== run 1 ==
==> flow/design.v <==
module buck_v1_0 #(
  parameter model_data_width = 25,
  parameter model_decimal_width = 16
)(
  input aclk, 
  input resetn, 
  input clock_enable,
  input pwm, 
  input signed [model_data_width-1:0] input_voltage,
  input signed [model_data_width-1:0] period_inductor,
  input signed [model_data_width-1:0] period_capacitor,
  input signed [model_data_width-1:0] inverse_resistor,
  output reg signed [model_data_width-1:0] inductor_current,
  output signed [model_data_width-1:0] capacitor_current,
  output signed [model_data_width-1:0] output_current,
  output reg signed [model_data_width-1:0] output_voltage  
);
  wire signed [model_data_width-1:0] voltage_diff;  
  wire signed [(model_data_width*2)-1:0] voltage_diff_intl_2width;  
  wire signed [model_data_width-1:0] voltage_diff_intl;  
  wire signed [(model_data_width*2)-1:0] capacitor_current_intc_2width;  
  wire signed [model_data_width-1:0] capacitor_current_intc;  
  wire signed [(model_data_width*2)-1:0] output_current_2width;  
  assign voltage_diff = pwm? input_voltage - output_voltage: -output_voltage;
  assign voltage_diff_intl_2width = voltage_diff * period_inductor;
  assign voltage_diff_intl = voltage_diff_intl_2width >>> model_decimal_width;
  always @(posedge aclk)
    if (!resetn)
      inductor_current <= 0;
    else 
      if (clock_enable)
        inductor_current <= inductor_current + voltage_diff_intl;
  assign capacitor_current = inductor_current - output_current;
  assign capacitor_current_intc_2width = capacitor_current * period_capacitor;
  assign capacitor_current_intc = capacitor_current_intc_2width >>> model_decimal_width;
  always @(posedge aclk)
    if (!resetn)
      output_voltage <= 0;
    else 
      if (clock_enable)
        output_voltage <= output_voltage + capacitor_current_intc;
  assign output_current_2width = output_voltage * inverse_resistor;
  assign output_current = output_current_2width >>> model_decimal_width;
endmodule
clock: 16.4 ns
lec_check: 0
abc_area: 1
cap_margin: 20
core_margin: 2
core_utilization: 68
cts_cluster_diameter: 372
cts_cluster_size: 98
place_density: 0.39
slew_margin: 20
tns_end_percent: 30
run.sh (not shown) runs the stock make flow with config.mk's settings and CLKGATE_MAP_FILE=.
The layout from run 1, despite a flow that completed every stage, fails the layout checks, with the failing checks listed as setup timing.
> inputs changed (run 1 -> run 2)
- changing CORE_UTILIZATION from 68 to 11
- removing CTS_CLUSTER_SIZE (formerly 98)
- removing TNS_END_PERCENT (formerly 30)
- removing ABC_AREA (formerly 1)
- removing CTS_CLUSTER_DIAMETER (formerly 372)
- removing PLACE_DENSITY (formerly 0.39)
- changing the clock period (ns, I/O delays scaled along) from 16.4 to 42.3
==> comparison <==
Run 2 did not stop at any stage, and its layout met the timing, design-rule and antenna checks.
The layout from run 1, despite a flow that completed every stage, fails the layout checks, with the failing checks listed as setup timing.
Summary of run 2 over run 1: wire length fell about 3.6%, number of remaining DRC errors barely changed, number of antenna cells inserted now sits higher, core utilization went down, multi-input combinational cell count went down 13%.
Against run 1, die size in run 2 came out worse.
Taking run 1 as the reference point, the post-CTS repair timing setup buffer count of run 2 falls by 129.
#### Input delta (run 3 over run 2)
- CORE_UTILIZATION now 65, was 11
- the clock period (ns, I/O delays scaled along) now 25.4, was 42.3
### Flow results
Of run 3 and run 2, the higher routed length on met2 belongs to run 2. inverse_resistor[2] as the worst setup path startpoint was reported by run 2, and inverse_resistor[4] by run 3. Comparing run 3 and run 2, the higher non-clock buffer instance count of the final layout was measured on run 2. Via count (lower): run 3. Run 3 vs. run 2: critical path buffer and inverter count went up by 1. | total non-filler cell area in the finished layout | run 3 vs run 2 | better |. Any difference in yosys synthesis chip area between run 3 and run 2 is small enough to ignore. Run 2 -> run 3: multiplexer fraction of the synthesized cell area delta 0, exact match.
Here is what was changed in the inputs of run 4 compared with run 3.
- an added CTS_CLUSTER_SIZE of 41
- a change of CORE_UTILIZATION from 65 to 68
- an added CTS_CLUSTER_DIAMETER of 364
- a change of the clock period (ns, I/O delays scaled along) from 25.4 to 17.2
==> comparison <==
- Finished, but not clean: run 4, with setup timing.
- Measured against each other, run 3 and run 4 differ in critical path depth, the higher figure coming from run 4.
- Run 3 and run 4 ended up with nearly the same worst hold slack.
- Re sequential cell count of the final layout: no difference whatsoever between run 4 and run 3.
Inputs modified between run 4 and run 5:
- CORE_UTILIZATION: 68 -> 40
- CTS_CLUSTER_DIAMETER: 364 -> unset
- CTS_CLUSTER_SIZE: 41 -> unset
- the clock period (ns, I/O delays scaled along): 17.2 -> 25.4
Findings:
[compare] base=run 4 new=run 5: number of DRC violations after detailed-routing iteration 0 dropped 560; via count now sits lower.
In the reports for run 5 and run 4, the larger core area belongs to run 5.
Looking at slew at the pin closest to its max-slew limit, run 5 sits 0.020 ns higher than run 4 does.
[run 5] share of the cycle needed by the critical path after routing fell 19 points relative to run 4
Design area went down by a few percent going from run 4 to run 5.
Complete run, failing final checks: run 4, reason setup timing.
Run 5 completed every stage of the flow, and the final layout passed the timing, design-rule and antenna checks.
Cmp run 5 and run 4 / number of antenna diodes / lower: run 5
Delta (run 5 minus run 4): worst path buffer plus inverter count moved down, global-route usage moved down.
Across both runs, total wirelength of the detailed-routed design was higher for run 5 than for run 4.


Starts from the design.v that is shown in full above.
Settings: LEC_CHECK=0, ABC_AREA=1, CAP_MARGIN=0, CELL_PAD_IN_SITES_GLOBAL_PLACEMENT=1, CORE_MARGIN=2, CORE_UTILIZATION=54, CTS_CLUSTER_DIAMETER=230, CTS_CLUSTER_SIZE=99, GPL_ROUTABILITY_DRIVEN=0, MIN_ROUTING_LAYER=met1, PLACE_DENSITY_LB_ADDON=0.16, SLEW_MARGIN=20, TNS_END_PERCENT=35; clock period 19.4 ns.
Change:
Settings changed: CELL_PAD_IN_SITES_DETAIL_PLACEMENT set to 2, CELL_PAD_IN_SITES_GLOBAL_PLACEMENT 1 to 2, CTS_CLUSTER_DIAMETER 230 to 297, CTS_CLUSTER_SIZE 99 to unset, HOLD_SLACK_MARGIN set to 0.19, SETUP_SLACK_MARGIN set to 0.93, TNS_END_PERCENT 35 to 80.
After rerunning: The changed run ended with an error in detailed placement on DPL-0033. Die area stays the same. Synthesized cell count stays the same. Area after synthesis does not change.
Change:
Settings changed: ABC_AREA 1 to unset, CELL_PAD_IN_SITES_DETAIL_PLACEMENT 2 to unset, CELL_PAD_IN_SITES_GLOBAL_PLACEMENT 2 to 1, CTS_CLUSTER_DIAMETER 297 to unset, HOLD_SLACK_MARGIN 0.19 to unset, SETUP_SLACK_MARGIN 0.93 to unset, TNS_END_PERCENT 80 to 95.
What happened: The new run reached the layout checks and failed them: negative setup slack; area after synthesis goes down by 4.0%; synthesized cell count is lower by 16%; die area decreases by 3.9%.
Change:
Settings changed: CELL_PAD_IN_SITES_GLOBAL_PLACEMENT 1 to 0, CORE_UTILIZATION 54 to 72, CTS_CLUSTER_DIAMETER set to 342, CTS_CLUSTER_SIZE set to 57, MAX_ROUTING_LAYER set to met4.
The changed run finished but fails on negative setup slack. Fmax fell by a few percent. Count of clock-buffer cells in the layout stays the same. Wire length goes up by a few percent. Worst setup slack degrades by 0.96 ns. Synthesized area stays the same. Clock skew rises by 0.0045 ns. Design area falls slightly. Register-to-register slack degrades by 0.74 ns. Final cell count falls by a few percent. Non-clock buffer count goes down by 56.
